==> flow/design.v <==
module count_fifo #(   
    parameter DATA_WIDTH = 8,
    parameter FIFO_DEPTH = 4
) (
    input logic clk,
    input logic rst,
    input logic wr_en,
    input logic rd_en,
    input logic [DATA_WIDTH-1:0] wdata,
    output logic [DATA_WIDTH-1:0] rdata,
    output logic full,
    output logic empty
);
  localparam ADDR_WIDTH = $clog2(FIFO_DEPTH);
  logic [DATA_WIDTH-1:0] fifo_mem[FIFO_DEPTH];
  logic [ADDR_WIDTH-1:0] write_ptr, read_ptr;
  logic [ADDR_WIDTH:0] fifo_count;
  always_ff @(posedge clk) begin
    if (rst) begin
      write_ptr  <= 0;
      read_ptr   <= 0;
      fifo_count <= 0;
    end else begin
      case ({
        wr_en, rd_en
      })
        2'b10:   fifo_count <= fifo_count + 1;
        2'b01:   fifo_count <= fifo_count - 1;
        default: fifo_count <= fifo_count;
      endcase
      if (wr_en && !full) begin
        fifo_mem[write_ptr] <= wdata;
        write_ptr <= write_ptr + 1;
      end
      if (rd_en && !empty) begin
        rdata <= fifo_mem[read_ptr];
        read_ptr <= read_ptr + 1;
      end
    end
  end
  assign full  = (fifo_count == FIFO_DEPTH);
  assign empty = (fifo_count == 0);
endmodule
module le_fifo #(
    parameter DATA_WIDTH = 8,
    parameter FIFO_DEPTH = 4
) (
    input logic clk,
    input logic rst,
    input logic wr_en,
    input logic rd_en,
    input logic [DATA_WIDTH-1:0] wdata,
    output logic [DATA_WIDTH-1:0] rdata,
    output logic full,
    output logic empty
);
  localparam ADDR_WIDTH = $clog2(FIFO_DEPTH);
  logic [DATA_WIDTH-1:0] fifo_mem[FIFO_DEPTH];
  logic [ADDR_WIDTH-1:0] write_ptr, read_ptr;
  always_ff @(posedge clk) begin
    if (rst) begin
      write_ptr <= 0;
      read_ptr  <= 0;
    end else begin
      if (wr_en && !full) begin
        fifo_mem[write_ptr] <= wdata;
        write_ptr <= write_ptr + 1;
      end
      if (rd_en && !empty) begin
        rdata <= fifo_mem[read_ptr];
        read_ptr <= read_ptr + 1;
      end
    end
  end
  assign full  = ((write_ptr + 1'b1) == read_ptr);
  assign empty = (write_ptr == read_ptr);
endmodule
module wbit_fifo #(
    parameter DATA_WIDTH = 8,
    parameter FIFO_DEPTH = 4
) (
    input logic clk,
    input logic rst,
    input logic wr_en,
    input logic rd_en,
    input logic [DATA_WIDTH-1:0] wdata,
    output logic [DATA_WIDTH-1:0] rdata,
    output logic full,
    output logic empty
);
  localparam ADDR_WIDTH = $clog2(FIFO_DEPTH);
  logic [DATA_WIDTH-1:0] fifo_mem[FIFO_DEPTH];
  logic [ADDR_WIDTH:0] write_ptr, read_ptr;
  logic wrap_around;
  always_ff @(posedge clk) begin
    if (rst) begin
      write_ptr <= 0;
      read_ptr  <= 0;
    end else begin
      if (wr_en && !full) begin
        fifo_mem[write_ptr[ADDR_WIDTH-1:0]] <= wdata;
        write_ptr <= write_ptr + 1;
      end
      if (rd_en && !empty) begin
        rdata <= fifo_mem[read_ptr[ADDR_WIDTH-1:0]];
        read_ptr <= read_ptr + 1;
      end
    end
  end
  assign wrap_around = (write_ptr[ADDR_WIDTH] ^ read_ptr[ADDR_WIDTH]);
  assign full = wrap_around & (write_ptr[ADDR_WIDTH-1:0] == read_ptr[ADDR_WIDTH-1:0]);
  assign empty = (write_ptr == read_ptr);
endmodule
module uart_tx #(
    parameter DATA_WIDTH = 8,
    parameter FIFO_DEPTH = 16
) (
    input logic clk_i,
    input logic rst_ni,
    input logic [15:0] baud_div_i,
    input logic tx_we_i,      
    input logic tx_en_i,      
    input logic [DATA_WIDTH-1:0] din_i,  
    output logic empty_o,   
    output logic full_o,    
    output logic tx_bit_o   
);
  localparam COUNTER_WIDTH = $clog2(DATA_WIDTH);
  logic                     rd_en;   
  logic [   DATA_WIDTH-1:0] data;   
  logic [   DATA_WIDTH-1:0] data_q;   
  logic [COUNTER_WIDTH-1:0] bit_counter;   
  logic [             15:0] baud_counter;   
  typedef enum logic [1:0] {
    IDLE,            
    SENDING_START,   
    SENDING_DATA,    
    SENDING_STOP     
  } state_t;
  state_t state, next_state;
  wbit_fifo #(
      .DATA_WIDTH(DATA_WIDTH),
      .FIFO_DEPTH(FIFO_DEPTH)
  ) tx_buffer (
      .clk  (clk_i),
      .rst  (!rst_ni),
      .wr_en(tx_we_i),
      .rd_en(rd_en),
      .wdata(din_i),
      .rdata(data),
      .full (full_o),
      .empty(empty_o)
  );
  always_comb begin
    next_state = state;
    rd_en = 1'b0;   
    unique case (state)
      IDLE: begin
        if (tx_en_i && !empty_o) begin
          rd_en = 1'b1;
          next_state = SENDING_START;
        end
      end
      SENDING_START: begin
        if (baud_counter == baud_div_i - 1) begin
          next_state = SENDING_DATA;
        end
      end
      SENDING_DATA: begin
        if (baud_counter == baud_div_i - 1 && bit_counter == DATA_WIDTH - 1) begin
          next_state = SENDING_STOP;
        end
      end
      SENDING_STOP: begin
        if (baud_counter == baud_div_i - 1) begin
          if (tx_en_i && !empty_o) begin
            rd_en = 1'b1;
            next_state = SENDING_START;
          end else begin
            next_state = IDLE;
          end
        end
      end
    endcase
    case (state)
      IDLE:          tx_bit_o = 1'b1;
      SENDING_START: tx_bit_o = 1'b0;
      SENDING_DATA:  tx_bit_o = data_q[bit_counter];
      SENDING_STOP:  tx_bit_o = 1'b1;
      default:       tx_bit_o = 1'b1;
    endcase
  end
  always_ff @(posedge clk_i or negedge rst_ni) begin
    if (!rst_ni) begin
      state <= IDLE;
      baud_counter <= 0;
      bit_counter <= 0;
      data_q <= '1;
    end else begin
      state <= next_state;
      if (state == IDLE) begin
        baud_counter <= 0;
      end else if (baud_counter == baud_div_i - 1) begin
        baud_counter <= 0;
      end else begin
        baud_counter <= baud_counter + 1;
      end
      if (baud_counter == baud_div_i - 1) begin
        case (state)
          IDLE: begin
            bit_counter <= 0;
          end
          SENDING_START: begin
            bit_counter <= 0;
            data_q <= data;
          end
          SENDING_DATA: begin
            if (bit_counter < DATA_WIDTH - 1) begin
              bit_counter <= bit_counter + 1;
            end
          end
          SENDING_STOP: begin
            bit_counter <= 0;
          end
          default: ;
        endcase
      end
    end
  end
endmodule
module uart_rx #(
    parameter DATA_WIDTH = 8,
    parameter FIFO_DEPTH = 16
) (
    input logic        clk_i,        
    input logic        rst_ni,       
    input logic [15:0] baud_div_i,   
    input logic        rx_re_i,      
    input logic        rx_en_i,      
    input logic        rx_bit_i,     
    output logic [DATA_WIDTH-1:0] dout_o,   
    output logic                  full_o,   
    output logic                  empty_o   
);
  localparam COUNTER_WIDTH = $clog2(DATA_WIDTH + 1);
  logic [   DATA_WIDTH-1:0] rx_data_reg;   
  logic [COUNTER_WIDTH-1:0] bit_counter;   
  logic [             15:0] baud_counter;   
  typedef enum logic [1:0] {
    IDLE,   
    START_BIT,   
    DATA_BITS,   
    STOP_BIT   
  } state_t;
  state_t state, next_state;
  logic mid_tick;
  logic end_tick;
  logic rx_we;
  assign mid_tick = (baud_counter == (baud_div_i >> 1));
  assign end_tick = (baud_counter == baud_div_i);
  wbit_fifo #(
      .DATA_WIDTH(DATA_WIDTH),
      .FIFO_DEPTH(FIFO_DEPTH)
  ) rx_buffer (
      .clk  (clk_i),
      .rst  (!rst_ni),
      .wr_en(rx_we),
      .rd_en(rx_re_i),
      .wdata(rx_data_reg),
      .rdata(dout_o),
      .full (full_o),
      .empty(empty_o)
  );
  assign rx_we = (state == STOP_BIT) && end_tick;
  always_comb begin
    next_state = state;
    unique case (state)
      IDLE: begin
        if (rx_en_i && !rx_bit_i && !full_o) begin
          next_state = START_BIT;
        end
      end
      START_BIT: begin
        if (mid_tick) begin
          if (!rx_bit_i) begin
            next_state = DATA_BITS;
          end else begin
            next_state = IDLE;
          end
        end
      end
      DATA_BITS: begin
        if (mid_tick && bit_counter == DATA_WIDTH - 1) begin
          next_state = STOP_BIT;
        end
      end
      STOP_BIT: begin
        if (mid_tick) begin
          if (rx_bit_i == 1'b1) begin
            next_state = IDLE;
          end
        end
      end
    endcase
  end
  always_ff @(posedge clk_i or negedge rst_ni) begin
    if (!rst_ni) begin
      state    <= IDLE;
      baud_counter <= '0;
      bit_counter <= '0;
      rx_data_reg <= '0;
    end else begin
      state <= next_state;
      if (state == IDLE || end_tick) begin
        baud_counter <= '0;
      end else begin
        baud_counter <= baud_counter + 1'b1;
      end
      if (mid_tick) begin
        if (state == DATA_BITS) begin
          rx_data_reg[bit_counter] <= rx_bit_i;
          if (bit_counter < DATA_WIDTH - 1) begin
            bit_counter <= bit_counter + 1'b1;
          end
        end else if (state == START_BIT) begin
          bit_counter <= '0;
        end
      end
    end
  end
endmodule
module uart #(
    parameter DATA_WIDTH = 8,
    parameter FIFO_DEPTH = 16
) (
    input  logic        clk_i,        
    input  logic        rst_ni,       
    input  logic        stb_i,        
    input  logic [ 1:0] adr_i,        
    input  logic [ 3:0] byte_sel_i,   
    input  logic        we_i,         
    input  logic [31:0] dat_i,        
    output logic [31:0] dat_o,        
    input  logic        uart_rx_i,    
    output logic        uart_tx_o     
);
  logic                                                                                                               [          15:0] baud_div_reg;   
  logic                                                                                                                                tx_en_reg;   
  logic                                                                                                                                rx_en_reg;   
  logic                                                                                                                                tx_full_o;   
  logic                                                                                                                                tx_empty_o;   
  logic                                                                                                                                rx_full_o;   
  logic                                                                                                                                rx_empty_o;   
  logic                                                                                                                                rx_frame_error;   
  logic                                                                                                                                tx_we_o;   
  logic                                                                                                                                rx_re_o;   
  logic                                                                                                               [DATA_WIDTH-1:0] dout_o;   
  logic                                                                                                               [          31:0] rdata;
  logic                                                                                                                                rd_state;
  assign rx_frame_error = 1'b0;
  enum logic [1:0] {UART_BAUD_ADDR = 2'b00, UART_CTRL_ADDR = 2'b01, UART_STATUS_ADDR = 2'b10, UART_DATA_ADDR = 2'b11}                  uart_reg_e;
  uart_tx #(
      .DATA_WIDTH(DATA_WIDTH),
      .FIFO_DEPTH(FIFO_DEPTH)
  ) uart_tx_inst (
      .clk_i     (clk_i),
      .rst_ni    (rst_ni),
      .baud_div_i(baud_div_reg),
      .tx_we_i   (tx_we_o),
      .tx_en_i   (tx_en_reg),
      .din_i     (dat_i[DATA_WIDTH-1:0]),
      .full_o    (tx_full_o),
      .empty_o   (tx_empty_o),
      .tx_bit_o  (uart_tx_o)
  );
  uart_rx #(
      .DATA_WIDTH(DATA_WIDTH),
      .FIFO_DEPTH(FIFO_DEPTH)
  ) uart_rx_inst (
      .clk_i     (clk_i),
      .rst_ni    (rst_ni),
      .baud_div_i(baud_div_reg),
      .rx_re_i   (rx_re_o),
      .rx_en_i   (rx_en_reg),
      .dout_o    (dout_o),
      .full_o    (rx_full_o),
      .empty_o   (rx_empty_o),
      .rx_bit_i  (uart_rx_i)
  );
  always_ff @(posedge clk_i) begin
    if (!rst_ni) begin
      baud_div_reg <= 16'd0;
      tx_en_reg    <= 1'b0;
      rx_en_reg    <= 1'b0;
    end else if (stb_i && we_i) begin
      unique case (adr_i)
        UART_BAUD_ADDR: begin
          if (byte_sel_i[0] || byte_sel_i[1]) baud_div_reg <= dat_i[15:0];
        end
        UART_CTRL_ADDR: begin
          if (byte_sel_i[0]) begin
            tx_en_reg <= dat_i[0];
            rx_en_reg <= dat_i[1];
          end
        end
        default: ;   
      endcase
    end
  end
  always_comb begin
    tx_we_o = 1'b0;
    rx_re_o = 1'b0;
    if (stb_i) begin
      unique case (adr_i)
        UART_DATA_ADDR: begin
          if (we_i) begin
            tx_we_o = ~tx_full_o;
          end else begin
            rx_re_o = ~rx_empty_o;
          end
        end
        default: ;
      endcase
    end
  end
  always_ff @(posedge clk_i) begin
    if (!rst_ni) begin
      rdata <= '0;
      rd_state <= '0;
    end else begin
      rdata <= rdata;
      rd_state <= stb_i && adr_i == UART_DATA_ADDR && !we_i && !rx_empty_o;
      if (stb_i) begin
        unique case (adr_i)
          UART_BAUD_ADDR:   rdata <= {16'b0, baud_div_reg};
          UART_CTRL_ADDR:   rdata <= {29'b0, rx_en_reg, tx_en_reg};
          UART_STATUS_ADDR: rdata <= {27'b0, rx_frame_error, rx_empty_o, rx_full_o, tx_empty_o, tx_full_o};
          default:          rdata <= '0;
        endcase
      end
    end
  end
  assign dat_o = rd_state ? {{(32 - DATA_WIDTH) {1'b0}}, dout_o} : rdata;
endmodule
==> flow/run.sh <==
#!/bin/bash
# the make line also repeats each setting of config.mk as NAME=value (left out here)
make -C /OpenROAD-flow-scripts/flow DESIGN_CONFIG=/design/flow/config.mk WORK_HOME=/design/flow/orfs CLKGATE_MAP_FILE= finish
==> flow/config.mk <==
export PLATFORM = sky130hd
export DESIGN_NAME = uart
export DESIGN_NICKNAME = uart
export VERILOG_FILES = /design/flow/design.v
export SDC_FILE = /design/flow/constraint.sdc
export NUM_CORES = 4
export LEC_CHECK = 0
export ABC_AREA = 1
export CAP_MARGIN = 0
export CORE_MARGIN = 2
export CORE_UTILIZATION = 56
export CTS_CLUSTER_DIAMETER = 123
export MIN_ROUTING_LAYER = met1
export PLACE_DENSITY_LB_ADDON = 0.07
export SLEW_MARGIN = 20
==> flow/constraint.sdc <==
create_clock -name core_clock -period 3.6 [get_ports {clk_i}]
set_input_delay 0.7200 -clock core_clock [delete_from_list [all_inputs] [get_ports {clk_i}]]
set_output_delay 0.7200 -clock core_clock [all_outputs]
set_load 0.01 [all_outputs]
==> results.cfg, run 1 <==
; yosys + openroad results
[status]
run_status = no timing/DRC/antenna violations

[timing]
hold_viol_final = 0
rsz0062_at_grt = no
fin_tns_setup_ps = 0
tightest_slew_ps = 917
timing.fmax_mhz = 342
fin_ws_ps = 680
period_used_share = 0.811
period_needed_ps = 2920
fin_skew_ps = 18.5
slew_viol_final = 0
final-setup-viol-count = 0
slew_headroom = 0.386

[logic_synthesis]
ys_area_mm2 = 0.0177
edf_count = 272
synth-async-reset-ratio = 0.162
fa_ha_area_frac = 0.0141
yosysWarnings = 4
ys_types = 56
top_cell_area_share = 0.462
ys_seq_share = 0.614
ys_cells = 1700
largest_area_cell = edfxtp_1
synth_cells = 1700
synthSimpleGateAreaFrac = 0.167
synth_top_cell_by_count = edfxtp_1
top_logic_kind = simple AND/OR/NAND/NOR gates
ys_sh_xor = 0.0282
synth_area_mm2 = 0.0177
ys.flops = 390
synth.cellmix.compoundShare = 0.112
synthFlopType = edfxtp_1
synth_area_per_cell_um2 = 10.4
area_leaders = edfxtp_1 (46%), dfrtp_1 (7.5%), dfxtp_1 (6.2%), nor2_1 (5.7%), nand2_1 (4.9%)
ys_sh_mux = 0.00927
common_cells = edfxtp_1 (272), nor2_1 (269), nand2_1 (229)

[drt]
wl_per_cell_um = 18.1
ant_nets = 0
first_pass_iters = 5
num_vias = 12200
drt-total-wl_um = 39500
antenna-diode-count = 0
drt_iter0_drc = 975
avgViaCountPerCell = 5.60
drc = 0

[power_and_ir_drop]
pg_comb_mw = 1.17
seq_power_share = 0.500
pg_seq_mw = 5.47
intPower_mw = 8.16
top_power_group = sequential cells
pg_clk_mw = 4.30
p_sw_mw = 2.77
combPwrFrac = 0.107
power_per_cell_area_mw_per_mm2 = 549
clkPwrFrac = 0.393
swShare = 0.254
total_leakage_power_nw = 7.53
peakVddDrop_v = 0.000552

[global_routing]
grt_pass1_vias = 12000
grt_pass1_wl_um = 63400
grt.overflow.total = 0
antenna_found_initial = 0
grt_use_total = 0.245
grt_max_degree = 68

[critical_path]
critPathBufInv = 1
critPathKind = reg2reg
crit_required_ps = 3770
critPathCapture = uart_tx_inst.tx_buffer.rdata[2]$_DFFE_PP_
cp.depth = 12
crit_slowest_cell = nor2_1
reg2reg_from = baud_div_reg[1]$_SDFFE_PN0P_
regToRegSetupSlack_ps = 680
startpoint_type = flip-flop
cpPeakStageDelay_ps = 460
crit_chain = inv_1, ha_1, nand2_4, nor2_8, nand2_1, xor2_1, nand2_1, nor2_2, nand3_4, nand2_4, nand2_2, nor2_1
crit_fanout = 8
reg2reg_depth = 12
cp.arrival_ps = 3090
cp-end-kind = flip-flop
rr_endpoint = uart_tx_inst.tx_buffer.rdata[2]$_DFFE_PP_
crit_family = simple AND/OR/NAND/NOR gates
crit_start = baud_div_reg[1]$_SDFFE_PN0P_

[clock_network]
cts_hold_buf = 0
clk_pin_slew_ps = 60
cts_made_buffers = 41
clock_sinks = 390
clock-root-buffer = clkbuf_16
clk_latency_ps = 540
cts_setup_buffers = 0
ctsResizeCount = 0
htreeDepth = 2
cts_tree = yes
clock_path_buffers = 3

[die]
rows = 65
chip_area_mm2 = 0.0330
die_height_um = 182
floorplan.core_util = 0.565
die_w_um = 182
core-area_mm2 = 0.0313
ios = 76

[finish]
comb_area_mm2 = 0.00591
nFillCells = 2442
seqCellArea_mm2 = 0.0109
layout.nets = 1815
syn_to_final_growth_pct = 12.6

[run]
cap_violations = 0
warnings = 54

[place]
io_buffers = 41
routabilityCongestion = 0.854
dp_slack_ps = 666
dp_hpwl_um = 26300

[min_path]
min_path_type = in2async
-- final cells by class --
| class | count | share of cell area |
|---|---|---|
| flip-flops and latches | 390 | 0.546 |
| multi-input cells | 1098 | 0.297 |
| clock buffers | 57 | 0.0571 |
| repair buffers | 88 | 0.0382 |
| well taps | 402 | 0.0253 |
| inverters | 133 | 0.0251 |
| clock inverters | 17 | 0.0121 |
-- layer usage --
metal | share of wire | up-vias | GRT usage
met5 | 0 | - | 0
li1 | - | 5964 | -
met3 | 0.052 | 70 | 0.0361
met1 | 0.43 | 5880 | 0.326
met4 | 0.025 | 0 | 0.0748
met2 | 0.49 | 330 | 0.417
-- metrics by stage --
| stage | area (um2) | total power, mW | std cells | util | hold WS [ps] |
|---|---|---|---|---|---|
| finish | 19900 | 10.9 | 2185 | 0.636 | 256 |
| global route | 19900 | 11.4 | 2185 | 0.636 | 279 |
| CTS | 19900 | 11.0 | 2185 | 0.636 | 255 |
| detailed placement | 18500 | 6.73 | 2111 | 0.592 | 460 |
| global placement | 18500 | 6.71 | 2111 | 0.592 | 449 |
| floorplan | 17700 | 6.27 | 1715 | - | 411 |
==> inputs of run 2 (changes only) <==
Settings changed: CAP_MARGIN 0 to 20, CORE_UTILIZATION 56 to 72, CTS_CLUSTER_DIAMETER 123 to not set, CTS_CLUSTER_SIZE set to 15, MIN_ROUTING_LAYER met1 to not set, PLACE_DENSITY set to 0.35, PLACE_DENSITY_LB_ADDON 0.07 to not set, SETUP_SLACK_MARGIN set to 1.58.
Clock period 3.6 ns to 5.3 ns, I/O delays scaled along.
==> results.cfg, run 2 <==
; yosys + openroad results
[drt]
num_vias = 12500
drt_iter0_drc = 1566
avgViaCountPerCell = 6.04
wl_per_cell_um = 18.8
ant_nets = 0
drc = 0
antenna-diode-count = 0
first_pass_iters = 5
drt-total-wl_um = 38900

[global_routing]
grt_pass1_wl_um = 62000
grt_pass1_vias = 11800
grt.overflow.total = 0
grt_max_degree = 69
grt_use_total = 0.306
antenna_found_initial = 1

[clock_network]
ctsResizeCount = 0
clk_pin_slew_ps = 60
clock_sinks = 390
clock_path_buffers = 3
cts_made_buffers = 40
cts_hold_buf = 0
cts_setup_buffers = 0
clk_latency_ps = 530
htreeDepth = 2
cts_tree = yes
clock-root-buffer = clkbuf_16

[critical_path]
crit_start = rd_state$_SDFF_PN0_
critPathCapture = dat_o[3]
critPathBufInv = 1
crit_required_ps = 4240
startpoint_type = flip-flop
cp-end-kind = output port
reg2reg_from = uart_rx_inst.rx_buffer.read_ptr[1]$_SDFFE_PN0P_
cp.depth = 3
critPathKind = reg2out
regToRegSetupSlack_ps = 2070
crit_chain = nand2_1, o21ai_0, clkdlybuf4s50_1
crit_fanout = 21
rr_endpoint = uart_rx_inst.rx_buffer.fifo_mem[8][2]$_DFFE_PP_
crit_slowest_cell = dfxtp_1
reg2reg_depth = 11
crit_family = flip-flops
cp.arrival_ps = 2230
cpPeakStageDelay_ps = 730

[timing]
hold_viol_final = 0
fin_ws_ps = 2010
tightest_slew_ps = 1010
slew_headroom = 0.324
period_needed_ps = 3290
period_used_share = 0.621
fin_skew_ps = 19.2
slew_viol_final = 0
fin_tns_setup_ps = 0
rsz0062_at_grt = no
timing.fmax_mhz = 304
final-setup-viol-count = 0

[die]
rows = 57
chip_area_mm2 = 0.0258
core-area_mm2 = 0.0242
die_w_um = 161
floorplan.core_util = 0.729
die_height_um = 161
ios = 76

[logic_synthesis]
ys_cells = 1700
synthFlopType = edfxtp_1
synth_cells = 1700
ys_seq_share = 0.614
synth_area_per_cell_um2 = 10.4
edf_count = 272
largest_area_cell = edfxtp_1
top_logic_kind = simple AND/OR/NAND/NOR gates
synth_area_mm2 = 0.0177
fa_ha_area_frac = 0.0141
ys.flops = 390
ys_area_mm2 = 0.0177
yosysWarnings = 4
synth_top_cell_by_count = edfxtp_1
synthSimpleGateAreaFrac = 0.167
top_cell_area_share = 0.462
area_leaders = edfxtp_1 (46%), dfrtp_1 (7.5%), dfxtp_1 (6.2%), nor2_1 (5.7%), nand2_1 (4.9%)
ys_sh_xor = 0.0282
common_cells = edfxtp_1 (272), nor2_1 (269), nand2_1 (229)
synth.cellmix.compoundShare = 0.112
ys_sh_mux = 0.00927
synth-async-reset-ratio = 0.162
ys_types = 56

[status]
run_status = no timing/DRC/antenna violations

[place]
routabilityCongestion = 0.888
io_buffers = 41
dp_hpwl_um = 25300
dp_slack_ps = 1650

[power_and_ir_drop]
seq_power_share = 0.518
power_per_cell_area_mw_per_mm2 = 369
total_leakage_power_nw = 7.27
combPwrFrac = 0.112
p_sw_mw = 1.87
top_power_group = sequential cells
pg_clk_mw = 2.65
pg_seq_mw = 3.70
intPower_mw = 5.28
peakVddDrop_v = 0.000481
clkPwrFrac = 0.370
swShare = 0.262
pg_comb_mw = 0.802

[finish]
syn_to_final_growth_pct = 9.71
layout.nets = 1777

[min_path]
min_to = uart_tx_inst.state[0]$_DFF_PN1_
hold_depth = 1
worstHoldStart = tx_en_reg$_SDFFE_PN0P_
min_path_type = reg2reg

[run]
cap_violations = 0
warnings = 56
run 2: final cells by class:
class,instances,area (um2)
fillers,1525,4840
inverters,133,499
repair buffers,51,483
flip-flops and latches,390,10900
clock inverters,15,111
multi-input cells,1098,5920
clock buffers,57,1130
well taps,324,405
run 2: metrics by stage:
| step | hold WS [ps] | area [um2] | std cells | power (mW) | util |
|---|---|---|---|---|---|
| final | 461 | 19400 | 2068 | 7.15 | 0.800 |
| after global routing | 479 | 19400 | 2068 | 7.41 | 0.800 |
| after CTS | 461 | 19400 | 2068 | 7.15 | 0.800 |
| after detailed placement | 451 | 18200 | 1996 | 4.54 | 0.749 |
| after global placement | 449 | 18200 | 1996 | 4.51 | 0.749 |
| after floorplan | 411 | 17700 | 1715 | 4.26 | - |
run 2: per-layer routing:
layer	GRT usage	vias up	wire length [um]
li1	-	5895	-
met1	0.435	5957	16200
met2	0.494	558	18800
met3	0.0522	77	3090
met4	0.0905	2	879
met5	0	-	13
==> inputs of run 3 (changes only) <==
Settings changed: ABC_AREA 1 to not set, CAP_MARGIN 20 to 40, CELL_PAD_IN_SITES_DETAIL_PLACEMENT set to 2, CORE_ASPECT_RATIO set to 0.73, CORE_UTILIZATION 72 to 39, CTS_CLUSTER_SIZE 15 to not set, MAX_ROUTING_LAYER set to met5, MIN_ROUTING_LAYER set to met2, PLACE_DENSITY 0.35 to not set, PLACE_DENSITY_LB_ADDON set to 0.08, SETUP_SLACK_MARGIN 1.58 to 1.17, SLEW_MARGIN 20 to 30, TNS_END_PERCENT set to 85.
Clock period 5.3 ns to 4.05 ns, I/O delays scaled along.
==> results.cfg, run 3 <==
; yosys + openroad results
[status]
run_status = no timing/DRC/antenna violations

[place]
dp_slack_ps = 449
dp_hpwl_um = 31100
io_buffers = 41
dp.cells = 1798
routabilityCongestion = 0.810

[logic_synthesis]
edf_count = 272
largest_area_cell = edfxtp_1
ys_sh_mux = 0.127
synth_top_cell_by_count = edfxtp_1
synth_area_per_cell_um2 = 14.2
synthSimpleGateAreaFrac = 0.106
synth.cellmix.compoundShare = 0.0394
synth_cells = 1211
ys_sh_xor = 0.0499
common_cells = edfxtp_1 (272), nand2_1 (93), nor2_1 (84)
yosysWarnings = 4
synth-async-reset-ratio = 0.162
ys.flops = 390
top_cell_area_share = 0.475
area_leaders = edfxtp_1 (47%), mux4_2 (11%), dfrtp_1 (7.7%), dfxtp_1 (6.4%), xnor2_1 (3.4%)
ys_seq_share = 0.631
synthFlopType = edfxtp_1
ys_area_mm2 = 0.0172
top_logic_kind = multiplexers
synth_area_mm2 = 0.0172
fa_ha_area_frac = 0.0145
ys_cells = 1211
ys_types = 60

[clock_network]
clk_latency_ps = 580
clock_sinks = 390
cts_hold_buf = 0
htreeDepth = 2
clock_path_buffers = 3
clock-root-buffer = clkbuf_16
cts_made_buffers = 41
clk_pin_slew_ps = 70
cts_tree = yes

[critical_path]
critPathKind = reg2reg
cp.arrival_ps = 3780
rr_endpoint = uart_tx_inst.tx_buffer.read_ptr[2]$_SDFFE_PN0P_
critPathBufInv = 1
cp-end-kind = flip-flop
crit_chain = or4_4, or3_4, or4_4, a32oi_2, nand4b_1, or4b_4, buf_8, o21ai_4, mux2i_1
crit_fanout = 4
critPathCapture = uart_tx_inst.tx_buffer.read_ptr[2]$_SDFFE_PN0P_
crit_required_ps = 4530
crit_start = baud_div_reg[6]$_SDFFE_PN0P_
cpPeakStageDelay_ps = 570
startpoint_type = flip-flop
regToRegSetupSlack_ps = 740
reg2reg_from = baud_div_reg[6]$_SDFFE_PN0P_
cp_common_cell = or4_4
crit_family = simple AND/OR/NAND/NOR gates
crit_slowest_cell = or4b_4
cp.depth = 9
reg2reg_depth = 9

[timing]
period_needed_ps = 3310
tightest_slew_ps = 831
final-setup-viol-count = 0
fin_skew_ps = 33.8
slew_viol_final = 0
rsz0062_at_grt = yes
timing.fmax_mhz = 302
slew_headroom = 0.446
period_used_share = 0.817
fin_ws_ps = 743
fin_tns_setup_ps = 0
hold_viol_final = 0

[power_and_ir_drop]
p_sw_mw = 2.50
clkPwrFrac = 0.398
power_per_cell_area_mw_per_mm2 = 462
pg_clk_mw = 3.72
pg_comb_mw = 0.711
intPower_mw = 6.85
peakVddDrop_v = 0.000265
combPwrFrac = 0.076
seq_power_share = 0.526
total_leakage_power_nw = 6.94
pg_seq_mw = 4.92
top_power_group = sequential cells
swShare = 0.267

[drt]
num_vias = 13700
antenna-diode-count = 0
ant_nets = 0
drt_iter0_drc = 1771
drc = 0
first_pass_iters = 6
drt-total-wl_um = 48500
wl_per_cell_um = 25.5
avgViaCountPerCell = 7.22

[die]
die_w_um = 250
ios = 76
die_height_um = 183
chip_area_mm2 = 0.0458
floorplan.core_util = 0.397
core-area_mm2 = 0.0433
rows = 65

[finish]
layout.nets = 1362
final_util = 0.467
nFillCells = 4122
syn_to_final_growth_pct = 17.5
fin_cells = 1899

[global_routing]
antenna_found_initial = 0
grt_pass1_wl_um = 72600
grt_max_degree = 40
grt.overflow.total = 0
grt_use_total = 0.315
grt_pass1_vias = 16900

[min_path]
min_to = uart_tx_inst.data_q[3]$_DFFE_PN1P_
worstHoldStart = uart_tx_inst.tx_buffer.rdata[3]$_DFFE_PP_
hold_depth = 1
min_path_type = reg2reg

[run]
warnings = 57
cap_violations = 0
## run 3: final cells by class
| class | count | area [um2] | share of cell area |
|---|---|---|---|
| inverters | 29 | 109 | 0.00538 |
| well taps | 569 | 712 | 0.0352 |
| clock inverters | 25 | 214 | 0.0106 |
| multi-input cells | 715 | 6150 | 0.304 |
| repair buffers | 122 | 1080 | 0.0536 |
| clock buffers | 49 | 1080 | 0.0532 |
| flip-flops and latches | 390 | 10900 | 0.538 |
## run 3: per-layer routing
metal	part of all wire	track usage
met5	0.0046	0.0455
met4	0.037	0.0434
met3	0.43	0.437
met2	0.53	0.372
met1	0	-
## run 3: per-stage QoR
step | total power [mW] | hold slack, ps | instance area, um2
global route | 9.68 | 516 | 20200
CTS | 9.33 | 489 | 20000
finish | 9.35 | 485 | 20200
floorplan | 5.25 | 450 | 17300
global placement | 5.56 | 466 | 18400
detailed placement | 5.63 | 474 | 18400
## run 3: repair_timing
item,in CTS,in global routing
gates resized,56,46
endpoints found under the setup margin,195,188
pin swaps,10,13
setup buffers,14,6
cloned,0,1
==> inputs of run 4 (changes only) <==
Settings changed: CAP_MARGIN 40 to 20, CELL_PAD_IN_SITES_DETAIL_PLACEMENT 2 to not set, CORE_ASPECT_RATIO 0.73 to not set, CORE_UTILIZATION 39 to 11, MAX_ROUTING_LAYER met5 to not set, MIN_ROUTING_LAYER met2 to not set, PLACE_DENSITY set to 0.6, PLACE_DENSITY_LB_ADDON 0.08 to not set, SETUP_SLACK_MARGIN 1.17 to not set, SLEW_MARGIN 30 to 20, TNS_END_PERCENT 85 to not set.
Clock period 4.05 ns to 13.9 ns, I/O delays scaled along.
==> results.cfg, run 4 <==
; yosys + openroad results
[logic_synthesis]
synthSimpleGateAreaFrac = 0.106
yosysWarnings = 4
ys_types = 60
synth_area_per_cell_um2 = 14.2
ys.flops = 390
synthFlopType = edfxtp_1
common_cells = edfxtp_1 (272), nand2_1 (93), nor2_1 (84)
edf_count = 272
synth-async-reset-ratio = 0.162
top_cell_area_share = 0.475
area_leaders = edfxtp_1 (47%), mux4_2 (11%), dfrtp_1 (7.7%), dfxtp_1 (6.4%), xnor2_1 (3.4%)
ys_sh_mux = 0.127
ys_seq_share = 0.631
ys_sh_xor = 0.0499
synth_top_cell_by_count = edfxtp_1
largest_area_cell = edfxtp_1
synth.cellmix.compoundShare = 0.0394
top_logic_kind = multiplexers
synth_cells = 1211
fa_ha_area_frac = 0.0145
ys_cells = 1211
ys_area_mm2 = 0.0172
synth_area_mm2 = 0.0172

[clock_network]
clk_latency_ps = 570
htreeDepth = 2
ctsResizeCount = 0
clk_pin_slew_ps = 60
clock_sinks = 390
cts_made_buffers = 43
clock_path_buffers = 3
cts_setup_buffers = 0
clock-root-buffer = clkbuf_16
cts_hold_buf = 0
cts_tree = yes

[timing]
hold_viol_final = 0
timing.fmax_mhz = 177
tightest_slew_ps = 990
fin_tns_setup_ps = 0
period_used_share = 0.405
slew_headroom = 0.337
fin_skew_ps = 10.3
hold_ws_ps = 478
final-setup-viol-count = 0
fin_ws_ps = 8270
rsz0062_at_grt = no
slew_viol_final = 0
period_needed_ps = 5630

[drt]
drt-total-wl_um = 39300
ant_nets = 0
avgViaCountPerCell = 2.88
wl_per_cell_um = 11.8
num_vias = 9577
drt_iter0_drc = 704
first_pass_iters = 5
drc = 0

[global_routing]
antenna_found_initial = 7
grtUsageMet1 = 0.0665
grt_max_degree = 81
grt_use_total = 0.0490
grt_pass1_vias = 9665
grt_use_met2 = 0.0784
top_usage_layer = met2
grt_pass1_wl_um = 60300
use_met3 = 0.00994
grt.overflow.total = 0

[critical_path]
startpoint_type = flip-flop
cp.depth = 4
regToRegSetupSlack_ps = 9630
rr_endpoint = uart_tx_inst.tx_buffer.rdata[5]$_DFFE_PP_
cp.arrival_ps = 2850
reg2reg_from = baud_div_reg[0]$_SDFFE_PN0P_
crit_chain = mux4_2, mux2_2, a211o_1, clkdlybuf4s50_1
crit_family = multiplexers
crit_start = uart_tx_inst.bit_counter[0]$_DFFE_PN0P_
critPathKind = reg2out
cp-end-kind = output port
cpPeakStageDelay_ps = 550
critPathCapture = uart_tx_o
crit_fanout = 5
reg2reg_depth = 10
crit_required_ps = 11120
crit_slowest_cell = mux4_2
critPathBufInv = 1

[finish]
comb_area_mm2 = 0.00586
seqCellArea_mm2 = 0.0109
layout.nets = 1290
nFillCells = 17300
design_area_mm2 = 0.0213
syn_to_final_growth_pct = 24.0

[place]
placed_area_mm2 = 0.0199
dp_slack_ps = 8210
io_buffers = 41
dp_hpwl_um = 26700
routabilityCongestion = 0.768

[min_path]
min_path_type = reg2reg
hold_depth = 1
min_to = uart_tx_inst.data_q[2]$_DFFE_PN1P_
worstHoldStart = uart_tx_inst.tx_buffer.rdata[2]$_DFFE_PP_

[power_and_ir_drop]
intPower_mw = 2.10
combPwrFrac = 0.063
clkPwrFrac = 0.424
swShare = 0.238
pg_comb_mw = 0.172
total_leakage_power_nw = 6.57
top_power_group = sequential cells
pg_clk_mw = 1.17
peakVddDrop_v = 0.000106
pg_seq_mw = 1.41
power_per_cell_area_mw_per_mm2 = 129
seq_power_share = 0.513
p_sw_mw = 0.653

[die]
ios = 76
die_height_um = 400
die_w_um = 400
core-area_mm2 = 0.156
floorplan.core_util = 0.110
rows = 145
chip_area_mm2 = 0.160

[run]
warnings = 54
cap_violations = 0

[status]
run_status = no timing/DRC/antenna violations
[run 4: area by class of cell]
cell class | instances | area share
repair buffers | 48 | 0.0216
multi-input cells | 715 | 0.275
clock buffers | 52 | 0.0534
flip-flops and latches | 390 | 0.509
diodes | 1 | 0.000117
inverters | 29 | 0.00510
well taps | 2058 | 0.121
clock inverters | 28 | 0.0155
[run 4: per-stage QoR]
stage	cells	util	power (mW)
CTS	3320	0.137	2.79
global placement	3240	0.127	1.60
finish	3321	0.137	2.75
global route	3320	0.137	2.86
floorplan	1226	-	1.53
detailed placement	3240	0.127	1.61
[run 4: routing by layer]
layer / routed length [um] / share of wire / up-vias
li1: - / - / 4468
met1: 18300 / 0.47 / 4836
met2: 18200 / 0.46 / 214
met3: 2050 / 0.052 / 53
met4: 703 / 0.018 / 6
met5: 34 / 0.00086 / -
==> inputs of run 5 (changes only) <==
Settings changed: ABC_AREA set to 1, CAP_MARGIN 20 to 0, CORE_UTILIZATION 11 to 72, CTS_CLUSTER_DIAMETER set to 366, CTS_CLUSTER_SIZE set to 13, MIN_ROUTING_LAYER set to met1, PLACE_DENSITY 0.6 to not set, PLACE_DENSITY_LB_ADDON set to 0.07, SETUP_SLACK_MARGIN set to 0.35, SLEW_MARGIN 20 to 25.
Clock period 13.9 ns to 2.57 ns, I/O delays scaled along.
==> results.cfg, run 5 <==
; yosys + openroad results
[timing]
hold_viol_final = 0
period_needed_ps = 2380
rsz0062_at_grt = yes
fin_tns_setup_ps = 0
slew_headroom = 0.479
final-setup-viol-count = 0
slew_viol_final = 0
period_used_share = 0.925
hold_ws_ps = 154
fin_skew_ps = 28.2
timing.fmax_mhz = 421
tightest_slew_ps = 779

[finish]
nFillCells = 1214
layout.nets = 1880
syn_to_final_growth_pct = 16.2

[place]
routabilityCongestion = 0.888
dp_hpwl_um = 27400
io_buffers = 41

[die]
floorplan.core_util = 0.729
core-area_mm2 = 0.0242
chip_area_mm2 = 0.0258
die_height_um = 161
ios = 76
die_w_um = 161
rows = 57

[global_routing]
antenna_found_initial = 0
grt_max_degree = 68
grt_pass1_vias = 12700
grt_pass1_wl_um = 67500
grt.overflow.total = 0
grt_use_total = 0.335

[logic_synthesis]
synth-async-reset-ratio = 0.162
ys_cells = 1700
common_cells = edfxtp_1 (272), nor2_1 (269), nand2_1 (229)
ys_seq_share = 0.614
ys_sh_xor = 0.0282
ys_types = 56
synthSimpleGateAreaFrac = 0.167
synthFlopType = edfxtp_1
ys_area_mm2 = 0.0177
ys_sh_mux = 0.00927
synth_cells = 1700
top_logic_kind = simple AND/OR/NAND/NOR gates
synth_top_cell_by_count = edfxtp_1
ys.flops = 390
synth_area_mm2 = 0.0177
largest_area_cell = edfxtp_1
top_cell_area_share = 0.462
synth_area_per_cell_um2 = 10.4
edf_count = 272
synth.cellmix.compoundShare = 0.112
fa_ha_area_frac = 0.0141
area_leaders = edfxtp_1 (46%), dfrtp_1 (7.5%), dfxtp_1 (6.2%), nor2_1 (5.7%), nand2_1 (4.9%)
yosysWarnings = 4

[critical_path]
rr_endpoint = uart_rx_inst.rx_buffer.fifo_mem[1][6]$_DFFE_PP_
cp-end-kind = flip-flop
crit_slowest_cell = dfrtp_1
startpoint_type = flip-flop
cp_common_cell = nor2_4
cp.arrival_ps = 2620
crit_fanout = 8
critPathCapture = uart_rx_inst.rx_buffer.fifo_mem[1][6]$_DFFE_PP_
regToRegSetupSlack_ps = 190
crit_start = uart_rx_inst.baud_counter[1]$_DFF_PN0_
crit_family = simple AND/OR/NAND/NOR gates
cp.depth = 9
reg2reg_depth = 9
crit_required_ps = 2810
critPathBufInv = 1
reg2reg_from = uart_rx_inst.baud_counter[1]$_DFF_PN0_
cpPeakStageDelay_ps = 430
critPathKind = reg2reg
crit_chain = xnor2_1, nand4_1, or2_4, nor3_4, nand3_4, nor2_4, nand2_4, nor2_4, buf_6

[drt]
drt-total-wl_um = 44800
drt_iter0_drc = 2011
wl_per_cell_um = 20.7
ant_nets = 0
drc = 0
first_pass_iters = 5
antenna-diode-count = 0
avgViaCountPerCell = 6.21
num_vias = 13400

[power_and_ir_drop]
clkPwrFrac = 0.333
top_power_group = sequential cells
total_leakage_power_nw = 7.92
peakVddDrop_v = 0.000732
swShare = 0.275
pg_comb_mw = 2.02
power_per_cell_area_mw_per_mm2 = 705
intPower_mw = 10.5
pg_clk_mw = 4.82
seq_power_share = 0.528
pg_seq_mw = 7.64
p_sw_mw = 3.99
combPwrFrac = 0.139

[clock_network]
clock_path_buffers = 3
cts_made_buffers = 35
clk_latency_ps = 540
clk_pin_slew_ps = 70
cts_hold_buf = 0
htreeDepth = 2
clock_sinks = 390
clock-root-buffer = clkbuf_16
cts_tree = yes

[run]
warnings = 57
cap_violations = 0

[status]
run_status = no timing/DRC/antenna violations

[min_path]
min_path_type = in2async
[run 5: stage by stage]
stage / utilization / cells / power (mW) / cell area [um2] / setup slack, ps
floorplan: - / 1715 / 8.79 / 17800 / 295
finish: 0.847 / 2166 / 14.5 / 20500 / 193
CTS: 0.829 / 2147 / 14.3 / 20100 / 273
global placement: 0.771 / 2061 / 9.40 / 18700 / 78.5
global route: 0.847 / 2166 / 15.0 / 20500 / 139
detailed placement: 0.771 / 2061 / 9.48 / 18700 / 34.6
[run 5: repair_timing]
| item | CTS | global route |
|---|---|---|
| gates resized | 83 | 80 |
| hold endpoints to repair | 0 | 0 |
| gates cloned | 0 | 2 |
| pin swaps | 26 | 29 |
| endpoints found under the setup margin | 185 | 218 |
| setup buffers | 24 | 17 |
[run 5: routing by layer]
layer	part of all wire	global-route usage
met5	0	0
met1	0.39	0.474
met3	0.088	0.0486
met4	0.029	0.106
met2	0.49	0.546
[run 5: area by class of cell]
class / count / area (um2) / share of cell area
inverters: 133 / 509 / 0.0248
multi-input cells: 1099 / 6310 / 0.307
clock inverters: 2 / 28.8 / 0.00140
flip-flops and latches: 390 / 10900 / 0.530
clock buffers: 60 / 970 / 0.0472
well taps: 324 / 405 / 0.0197
repair buffers: 158 / 1420 / 0.0692
==> inputs of run 6 (changes only) <==
Settings changed: CAP_MARGIN 0 to 40, CTS_CLUSTER_DIAMETER 366 to 396, CTS_CLUSTER_SIZE 13 to 15, SETUP_SLACK_MARGIN 0.35 to 0.37, SLEW_MARGIN 25 to 20.
==> results.cfg, run 6 <==
; yosys + openroad results
[critical_path]
rr_endpoint = uart_rx_inst.rx_buffer.fifo_mem[7][3]$_DFFE_PP_
cp.arrival_ps = 2770
critPathKind = reg2reg
crit_chain = xnor2_2, nand4_1, or2_4, nor3_4, nand3_4, buf_12, nor2_4, nand2_4, nor2_2, buf_6
crit_family = simple AND/OR/NAND/NOR gates
crit_required_ps = 2860
reg2reg_depth = 10
startpoint_type = flip-flop
regToRegSetupSlack_ps = 90
critPathBufInv = 2
crit_slowest_cell = dfrtp_1
reg2reg_from = uart_rx_inst.baud_counter[15]$_DFF_PN0_
cp.depth = 10
cp-end-kind = flip-flop
crit_start = uart_rx_inst.baud_counter[15]$_DFF_PN0_
crit_fanout = 8
cpPeakStageDelay_ps = 450
critPathCapture = uart_rx_inst.rx_buffer.fifo_mem[7][3]$_DFFE_PP_

[timing]
tightest_slew_ps = 780
rsz0062_at_grt = yes
slew_headroom = 0.478
slew_viol_final = 0
period_used_share = 0.963
timing.fmax_mhz = 404
final-setup-viol-count = 0
hold_viol_final = 0
fin_skew_ps = 17.0
period_needed_ps = 2480
fin_tns_setup_ps = 0

[power_and_ir_drop]
pg_clk_mw = 4.30
clkPwrFrac = 0.306
swShare = 0.281
intPower_mw = 10.1
p_sw_mw = 3.94
top_power_group = sequential cells
peakVddDrop_v = 0.000837
combPwrFrac = 0.150
pg_comb_mw = 2.10
pg_seq_mw = 7.64
total_leakage_power_nw = 7.93
power_per_cell_area_mw_per_mm2 = 681
seq_power_share = 0.544

[logic_synthesis]
ys_area_mm2 = 0.0177
synthFlopType = edfxtp_1
area_leaders = edfxtp_1 (46%), dfrtp_1 (7.5%), dfxtp_1 (6.2%), nor2_1 (5.7%), nand2_1 (4.9%)
common_cells = edfxtp_1 (272), nor2_1 (269), nand2_1 (229)
synth_area_per_cell_um2 = 10.4
top_logic_kind = simple AND/OR/NAND/NOR gates
ys_seq_share = 0.614
fa_ha_area_frac = 0.0141
largest_area_cell = edfxtp_1
ys_sh_mux = 0.00927
yosysWarnings = 4
synth_cells = 1700
synthSimpleGateAreaFrac = 0.167
ys_cells = 1700
synth_area_mm2 = 0.0177
ys_types = 56
synth_top_cell_by_count = edfxtp_1
top_cell_area_share = 0.462
ys.flops = 390
edf_count = 272
synth.cellmix.compoundShare = 0.112
synth-async-reset-ratio = 0.162
ys_sh_xor = 0.0282

[drt]
drt-total-wl_um = 45400
drt_iter0_drc = 1880
antenna-diode-count = 0
num_vias = 13700
wl_per_cell_um = 20.9
avgViaCountPerCell = 6.32
ant_nets = 0
drc = 0
first_pass_iters = 6

[place]
dp_hpwl_um = 27700
dp.cells = 2065
io_buffers = 41
routabilityCongestion = 0.914

[clock_network]
clock-root-buffer = clkbuf_16
clk_latency_ps = 580
cts_made_buffers = 29
clk_pin_slew_ps = 80
clock_sinks = 390
htreeDepth = 1
clock_path_buffers = 3
cts_tree = yes

[finish]
syn_to_final_growth_pct = 16.5
layout.nets = 1891
comb_area_mm2 = 0.00639
final_util = 0.850
seqCellArea_mm2 = 0.0109
nFillCells = 1201
fin_cells = 2175

[die]
core-area_mm2 = 0.0242
rows = 57
ios = 76
chip_area_mm2 = 0.0258
floorplan.core_util = 0.729
die_w_um = 161
die_height_um = 161

[run]
warnings = 57
cap_violations = 0

[min_path]
min_path_type = in2async

[status]
run_status = no timing/DRC/antenna violations

[global_routing]
grt_pass1_wl_um = 66100
grt_max_degree = 67
grt_pass1_vias = 12500
grt_use_total = 0.324
antenna_found_initial = 1
grt.overflow.total = 0
[run 6: per-layer routing]
layer,track usage,up-vias,routed length [um]
met1,0.455,6614,17100
met3,0.0491,164,4380
met5,0,-,0
met4,0.0893,0,1810
met2,0.539,857,22100
li1,-,6114,-
[run 6: what timing repair did]
action,in CTS,in global routing
gates cloned,0,0
pin swaps,22,60
setup buffers,16,40
gates resized,77,109
hold buffers,0,0
hold endpoints to repair,0,0
endpoints found under the setup margin,167,188
[run 6: through the flow]
step	setup WS, ps	instance area, um2	hold WS [ps]	power, mW
6_report	94.6	20600	60.2	14.0
5_1_grt	3.30	20600	96.0	14.5
4_1_cts	193	19900	65.1	13.7
3_5_place_dp	-9.46	18700	454	9.45
3_3_place_gp	90.0	18700	447	9.35
2_1_floorplan	295	17800	218	8.79
[run 6: cell type report]
| class | instances | area share |
|---|---|---|
| Clock buffer | 53 | 0.0396 |
| Clock inverter | 1 | 0.000971 |
| Inverter | 133 | 0.0246 |
| Multi-Input combinational cell | 1098 | 0.310 |
| Sequential cell | 390 | 0.529 |
| Tap cell | 324 | 0.0197 |
| Timing Repair Buffer | 176 | 0.0758 |
==> inputs of run 7 (changes only) <==
Settings changed: CAP_MARGIN 40 to 10, CELL_PAD_IN_SITES_DETAIL_PLACEMENT set to 1, CORE_UTILIZATION 72 to 47, CTS_CLUSTER_DIAMETER 396 to 384, CTS_CLUSTER_SIZE 15 to not set, GPL_TIMING_DRIVEN set to 1, MIN_ROUTING_LAYER met1 to not set, PLACE_DENSITY_LB_ADDON 0.07 to 0.28, SETUP_SLACK_MARGIN 0.37 to 2.49, SLEW_MARGIN 20 to 15, TNS_END_PERCENT set to 70.
Clock period 2.57 ns to 10.0 ns, I/O delays scaled along.
==> results.cfg, run 7 <==
; yosys + openroad results
[status]
run_status = no timing/DRC/antenna violations

[power_and_ir_drop]
pg_clk_mw = 1.49
pg_comb_mw = 0.442
swShare = 0.279
totalPowerFinal_mw = 3.90
intPower_mw = 2.82
combPwrFrac = 0.113
peakVddDrop_v = 0.000158
pg_seq_mw = 1.97
p_sw_mw = 1.09
power_per_cell_area_mw_per_mm2 = 198
clkPwrFrac = 0.382
top_power_group = sequential cells
total_leakage_power_nw = 7.30
seq_power_share = 0.505

[global_routing]
grt_pass1_vias = 13400
grt_max_degree = 70
grt.overflow.total = 0
grt_use_total = 0.243
grt_pass1_wl_um = 73500
antenna_found_initial = 0

[logic_synthesis]
top_logic_kind = simple AND/OR/NAND/NOR gates
area_leaders = edfxtp_1 (46%), dfrtp_1 (7.5%), dfxtp_1 (6.2%), nor2_1 (5.7%), nand2_1 (4.9%)
fa_ha_area_frac = 0.0141
synth_area_mm2 = 0.0177
synth-async-reset-ratio = 0.162
synth_top_cell_by_count = edfxtp_1
ys_types = 56
edf_count = 272
ys_sh_xor = 0.0282
top_cell_area_share = 0.462
synthFlopType = edfxtp_1
ys.flops = 390
ys_cells = 1700
ys_area_mm2 = 0.0177
synth_area_per_cell_um2 = 10.4
synth_cells = 1700
synthSimpleGateAreaFrac = 0.167
ys_seq_share = 0.614
yosysWarnings = 4
synth.cellmix.compoundShare = 0.112
common_cells = edfxtp_1 (272), nor2_1 (269), nand2_1 (229)
largest_area_cell = edfxtp_1
ys_sh_mux = 0.00927

[finish]
layout.nets = 1780
syn_to_final_growth_pct = 11.4
fin_cells = 2261
nFillCells = 4006

[timing]
hold_viol_final = 0
fin_skew_ps = 26.2
fin_ws_ps = 5760
tightest_slew_ps = 1050
period_needed_ps = 4240
period_used_share = 0.424
final-setup-viol-count = 0
slew_viol_final = 0
timing.fmax_mhz = 236
fin_tns_setup_ps = 0
slew_headroom = 0.297
rsz0062_at_grt = no

[drt]
wl_per_cell_um = 20.7
avgViaCountPerCell = 5.66
drt-total-wl_um = 46800
num_vias = 12800
first_pass_iters = 5
drc = 0
antenna-diode-count = 0
drt_iter0_drc = 960
ant_nets = 0

[run]
warnings = 54
cap_violations = 0

[clock_network]
clk_pin_slew_ps = 60
clock_path_buffers = 3
clk_latency_ps = 590
cts_tree = yes
htreeDepth = 2
ctsResizeCount = 0
cts_hold_buf = 0
clock_sinks = 390
cts_made_buffers = 43
clock-root-buffer = clkbuf_16
cts_setup_buffers = 0

[place]
dp.cells = 2183
dp_slack_ps = 5220
dp_hpwl_um = 30400
routabilityCongestion = 0.842
io_buffers = 41

[critical_path]
cp.depth = 2
reg2reg_from = uart_rx_inst.rx_buffer.read_ptr[0]$_SDFFE_PN0P_
crit_chain = mux2_2, clkdlybuf4s50_1
reg2reg_depth = 10
rr_endpoint = uart_rx_inst.rx_buffer.fifo_mem[4][6]$_DFFE_PP_
crit_fanout = 21
crit_slowest_cell = dfxtp_1
cp.arrival_ps = 2240
critPathCapture = dat_o[2]
crit_start = rd_state$_SDFF_PN0_
regToRegSetupSlack_ps = 6670
crit_required_ps = 8000
critPathKind = reg2out
crit_family = flip-flops
critPathBufInv = 1
cp-end-kind = output port
startpoint_type = flip-flop
cpPeakStageDelay_ps = 750

[die]
die_w_um = 198
chip_area_mm2 = 0.0392
rows = 71
core-area_mm2 = 0.0374
ios = 76
die_height_um = 198
floorplan.core_util = 0.473

[min_path]
worstHoldStart = rdata[5]$_SDFFE_PN0P_
hold_depth = 2
min_to = rdata[5]$_SDFFE_PN0P_
min_path_type = reg2reg
[run 7: cell type report]
cell class                 count  area [um2]  share of cell area
timing repair buffer          51         483              0.0245
multi-input combinational   1098        5920               0.300
clock inverter                26         185             0.00940
sequential                   390       10900               0.551
clock buffer                  52        1120              0.0568
tap                          511         639              0.0324
inverter                     133         499              0.0253
[run 7: layer usage]
layer,part of all wire,track usage,up-vias,routed length (um)
met5,0,0,-,0
li1,-,-,5907,-
met3,0.056,0.0400,107,2630
met2,0.49,0.413,377,23000
met4,0.036,0.101,0,1690
met1,0.42,0.309,6410,19400
[run 7: stage by stage]
step / hold WS [ps] / instance area [um2] / util
after floorplan: 411 / 17700 / -
after global placement: 455 / 18400 / 0.492
after detailed placement: 463 / 18400 / 0.492
after CTS: 475 / 19700 / 0.527
after global routing: 490 / 19700 / 0.527
final: 475 / 19700 / 0.527
==> inputs of run 8 (changes only) <==
Settings changed: ABC_AREA 1 to not set, CAP_MARGIN 10 to 20, CELL_PAD_IN_SITES_DETAIL_PLACEMENT 1 to not set, CORE_UTILIZATION 47 to 40, CTS_CLUSTER_DIAMETER 384 to not set, GPL_TIMING_DRIVEN 1 to not set, PLACE_DENSITY set to 0.6, PLACE_DENSITY_LB_ADDON 0.28 to not set, SETUP_SLACK_MARGIN 2.49 to 1.21, SLEW_MARGIN 15 to 20, TNS_END_PERCENT 70 to not set.
Clock period 10.0 ns to 4.63 ns, I/O delays scaled along.
==> results.cfg, run 8 <==
; yosys + openroad results
[global_routing]
antenna_found_initial = 0
grt_pass1_wl_um = 54600
grt.overflow.total = 0
grt_pass1_vias = 9443
grt_use_total = 0.160
grt_max_degree = 59

[logic_synthesis]
synth_cells = 1211
ys.flops = 390
yosysWarnings = 4
synthSimpleGateAreaFrac = 0.106
ys_cells = 1211
top_logic_kind = multiplexers
synth.cellmix.compoundShare = 0.0394
synth-async-reset-ratio = 0.162
area_leaders = edfxtp_1 (47%), mux4_2 (11%), dfrtp_1 (7.7%), dfxtp_1 (6.4%), xnor2_1 (3.4%)
largest_area_cell = edfxtp_1
synth_area_per_cell_um2 = 14.2
top_cell_area_share = 0.475
common_cells = edfxtp_1 (272), nand2_1 (93), nor2_1 (84)
edf_count = 272
ys_types = 60
synth_top_cell_by_count = edfxtp_1
synth_area_mm2 = 0.0172
ys_sh_mux = 0.127
ys_area_mm2 = 0.0172
synthFlopType = edfxtp_1
fa_ha_area_frac = 0.0145
ys_seq_share = 0.631
ys_sh_xor = 0.0499

[power_and_ir_drop]
p_sw_mw = 1.92
intPower_mw = 6.22
peakVddDrop_v = 0.000306
clkPwrFrac = 0.418
seq_power_share = 0.518
top_power_group = sequential cells
combPwrFrac = 0.064
pg_clk_mw = 3.40
pg_seq_mw = 4.22
power_per_cell_area_mw_per_mm2 = 416
swShare = 0.236
total_leakage_power_nw = 6.62
pg_comb_mw = 0.522

[timing]
period_used_share = 0.732
hold_viol_final = 0
timing.fmax_mhz = 295
slew_viol_final = 0
fin_skew_ps = 33.7
slew_headroom = 0.425
tightest_slew_ps = 859
hold_ws_ps = 475
fin_tns_setup_ps = 0
final-setup-viol-count = 0
rsz0062_at_grt = yes
period_needed_ps = 3390

[critical_path]
startpoint_type = flip-flop
cp.depth = 6
crit_family = simple AND/OR/NAND/NOR gates
critPathBufInv = 0
crit_start = baud_div_reg[3]$_SDFFE_PN0P_
cp-end-kind = flip-flop
crit_required_ps = 4800
crit_fanout = 11
regToRegSetupSlack_ps = 1240
crit_chain = xnor2_1, nand4_1, nor4_1, and3_1, nand2_1, nor2_1
cp.arrival_ps = 3560
cpPeakStageDelay_ps = 700
crit_slowest_cell = nor2_1
critPathKind = reg2reg
rr_endpoint = uart_rx_inst.rx_buffer.fifo_mem[1][5]$_DFFE_PP_
critPathCapture = uart_rx_inst.rx_buffer.fifo_mem[1][5]$_DFFE_PP_
reg2reg_depth = 6
reg2reg_from = baud_div_reg[3]$_SDFFE_PN0P_

[drt]
wl_per_cell_um = 19.3
antenna-diode-count = 0
drc = 0
drt_iter0_drc = 593
num_vias = 9473
first_pass_iters = 7
ant_nets = 0
avgViaCountPerCell = 5.22
drt-total-wl_um = 35000

[min_path]
min_path_type = reg2reg
worstHoldStart = uart_tx_inst.tx_buffer.rdata[7]$_DFFE_PP_
hold_depth = 1
min_to = uart_tx_inst.data_q[7]$_DFFE_PN1P_

[clock_network]
clock_path_buffers = 3
clk_latency_ps = 580
cts_tree = yes
htreeDepth = 2
clk_pin_slew_ps = 60
clock_sinks = 390
clock-root-buffer = clkbuf_16
cts_made_buffers = 44

[die]
die_height_um = 211
chip_area_mm2 = 0.0447
floorplan.core_util = 0.407
rows = 75
die_w_um = 211
ios = 76
core-area_mm2 = 0.0422

[finish]
syn_to_final_growth_pct = 13.7
design_area_mm2 = 0.0196
layout.nets = 1303

[place]
routabilityCongestion = 0.787
placed_area_mm2 = 0.0181
dp_hpwl_um = 23000
io_buffers = 41

[status]
run_status = no timing/DRC/antenna violations

[run]
cap_violations = 0
warnings = 56
run 8: layout make-up:
cell class	count	area (um2)
clock buffers	48	1160
inverters	29	109
multi-input cells	715	5940
clock inverters	33	270
repair buffers	60	549
well taps	539	674
flip-flops and latches	390	10900
fillers	3733	22700
run 8: repair_timing:
action / in CTS / in global routing
hold buffers: 0 / 0
pin swaps: 2 / 1
endpoints found under the setup margin: 49 / 155
buffers inserted: 2 / 2
resized: 10 / 15
run 8: per-layer routing:
layer  up-vias  GRT usage  part of all wire
li1       4495          -                 -
met1      4790      0.222              0.46
met2       144      0.262              0.48
met3        44     0.0255             0.034
met4         0     0.0447             0.018
met5         -          0                 0
run 8: stage by stage:
| stage | instances | total power, mW | utilization | setup WS, ps |
|---|---|---|---|---|
| 2_1_floorplan | 1226 | 4.59 | - | 1270 |
| 3_3_place_gp | 1729 | 4.79 | 0.427 | 948 |
| 3_5_place_dp | 1729 | 4.81 | 0.427 | 931 |
| 4_1_cts | 1812 | 8.23 | 0.462 | 1190 |
| 5_1_grt | 1814 | 8.47 | 0.463 | 998 |
| 6_report | 1814 | 8.14 | 0.463 | 1240 |
==> inputs of run 9 (changes only) <==
Settings changed: ABC_AREA set to 1, CAP_MARGIN 20 to 25, CTS_CLUSTER_DIAMETER set to 123, MAX_ROUTING_LAYER set to met4, MIN_ROUTING_LAYER set to met1, PLACE_DENSITY 0.6 to not set, PLACE_DENSITY_LB_ADDON set to 0.07, SETUP_SLACK_MARGIN 1.21 to 0.77.
Clock period 4.63 ns to 4.57 ns, I/O delays scaled along.
==> results.cfg, run 9 <==
; yosys + openroad results
[global_routing]
grt_pass1_vias = 11500
grt.overflow.total = 0
antenna_found_initial = 0
grt_max_degree = 68
grt_use_total = 0.196
grt_pass1_wl_um = 67700

[timing]
final-setup-viol-count = 0
tightest_slew_ps = 994
slew_headroom = 0.336
fin_tns_setup_ps = 0
rsz0062_at_grt = no
slew_viol_final = 0
hold_ws_ps = 364
period_needed_ps = 3130
period_used_share = 0.686
fin_skew_ps = 21.0
timing.fmax_mhz = 319
hold_viol_final = 0

[die]
core-area_mm2 = 0.0439
ios = 76
floorplan.core_util = 0.403
chip_area_mm2 = 0.0459
die_w_um = 214
rows = 77
die_height_um = 214

[logic_synthesis]
top_cell_area_share = 0.462
ys_sh_xor = 0.0282
top_logic_kind = simple AND/OR/NAND/NOR gates
common_cells = edfxtp_1 (272), nor2_1 (269), nand2_1 (229)
ys.flops = 390
fa_ha_area_frac = 0.0141
yosysWarnings = 4
synth.cellmix.compoundShare = 0.112
synth-async-reset-ratio = 0.162
synth_area_mm2 = 0.0177
area_leaders = edfxtp_1 (46%), dfrtp_1 (7.5%), dfxtp_1 (6.2%), nor2_1 (5.7%), nand2_1 (4.9%)
ys_sh_mux = 0.00927
synth_area_per_cell_um2 = 10.4
largest_area_cell = edfxtp_1
synthFlopType = edfxtp_1
ys_cells = 1700
ys_seq_share = 0.614
synth_cells = 1700
ys_area_mm2 = 0.0177
synthSimpleGateAreaFrac = 0.167
ys_types = 56
synth_top_cell_by_count = edfxtp_1
edf_count = 272

[run]
warnings = 54
cap_violations = 0

[drt]
wl_per_cell_um = 18.6
drt_iter0_drc = 1021
num_vias = 12000
ant_nets = 0
avgViaCountPerCell = 5.11
drc = 0
drt-total-wl_um = 43900
first_pass_iters = 7

[place]
routabilityCongestion = 0.846
dp_hpwl_um = 28400
io_buffers = 41

[clock_network]
clock_path_buffers = 3
htreeDepth = 2
cts_setup_buffers = 0
cts_made_buffers = 44
cts_tree = yes
clk_pin_slew_ps = 60
cts_hold_buf = 0
clk_latency_ps = 580
clock_sinks = 390
clock-root-buffer = clkbuf_16
ctsResizeCount = 0

[critical_path]
regToRegSetupSlack_ps = 1440
reg2reg_depth = 8
crit_slowest_cell = nor2_1
critPathCapture = uart_rx_inst.rx_buffer.fifo_mem[8][1]$_DFFE_PP_
crit_start = baud_div_reg[11]$_SDFFE_PN0P_
cp.depth = 8
crit_required_ps = 4780
critPathBufInv = 0
crit_fanout = 8
rr_endpoint = uart_rx_inst.rx_buffer.fifo_mem[8][1]$_DFFE_PP_
reg2reg_from = baud_div_reg[11]$_SDFFE_PN0P_
critPathKind = reg2reg
crit_family = simple AND/OR/NAND/NOR gates
crit_chain = xnor2_1, nand4_1, or2_2, nor3_4, nand3_1, nor2_1, nand2_1, nor2_1
cp.arrival_ps = 3340
startpoint_type = flip-flop
cp-end-kind = flip-flop
cp_common_cell = nor2_1
cpPeakStageDelay_ps = 700

[power_and_ir_drop]
top_power_group = sequential cells
power_per_cell_area_mw_per_mm2 = 448
clkPwrFrac = 0.418
p_sw_mw = 2.36
combPwrFrac = 0.104
intPower_mw = 6.64
peakVddDrop_v = 0.000384
pg_comb_mw = 0.933
swShare = 0.263
seq_power_share = 0.478
total_leakage_power_nw = 7.45
pg_clk_mw = 3.76
pg_seq_mw = 4.31

[finish]
comb_area_mm2 = 0.00591
nFillCells = 4155
seqCellArea_mm2 = 0.0109
layout.nets = 1788
syn_to_final_growth_pct = 13.6

[min_path]
min_path_type = in2async

[status]
run_status = no timing/DRC/antenna violations
-- run 9: layout make-up --
class | count | share of cell area
flip-flops and latches | 390 | 0.541
multi-input cells | 1098 | 0.294
clock buffers | 53 | 0.0585
well taps | 592 | 0.0369
repair buffers | 58 | 0.0267
inverters | 133 | 0.0249
clock inverters | 29 | 0.0182
diodes | 1 | 0.000125
-- run 9: layer usage --
layer  vias up  wire length, um  GRT usage
met2       261            20300      0.303
li1       5936                -          -
met1      5775            20500      0.266
met4         0              893     0.0514
met3        54             2160     0.0376
met5         -                0          -
-- run 9: per-stage QoR --
stage | util | std cells | setup WS, ps | cell area [um2] | power, mW
final | 0.457 | 2354 | 1440 | 20100 | 9.00
after global routing | 0.457 | 2353 | 1200 | 20100 | 9.38
after CTS | 0.457 | 2352 | 1390 | 20100 | 9.10
after detailed placement | 0.422 | 2270 | 1080 | 18500 | 5.32
after global placement | 0.422 | 2270 | 1090 | 18500 | 5.31
after floorplan | - | 1715 | 2020 | 17700 | 4.94
Power and IR drop assume default switching activity.
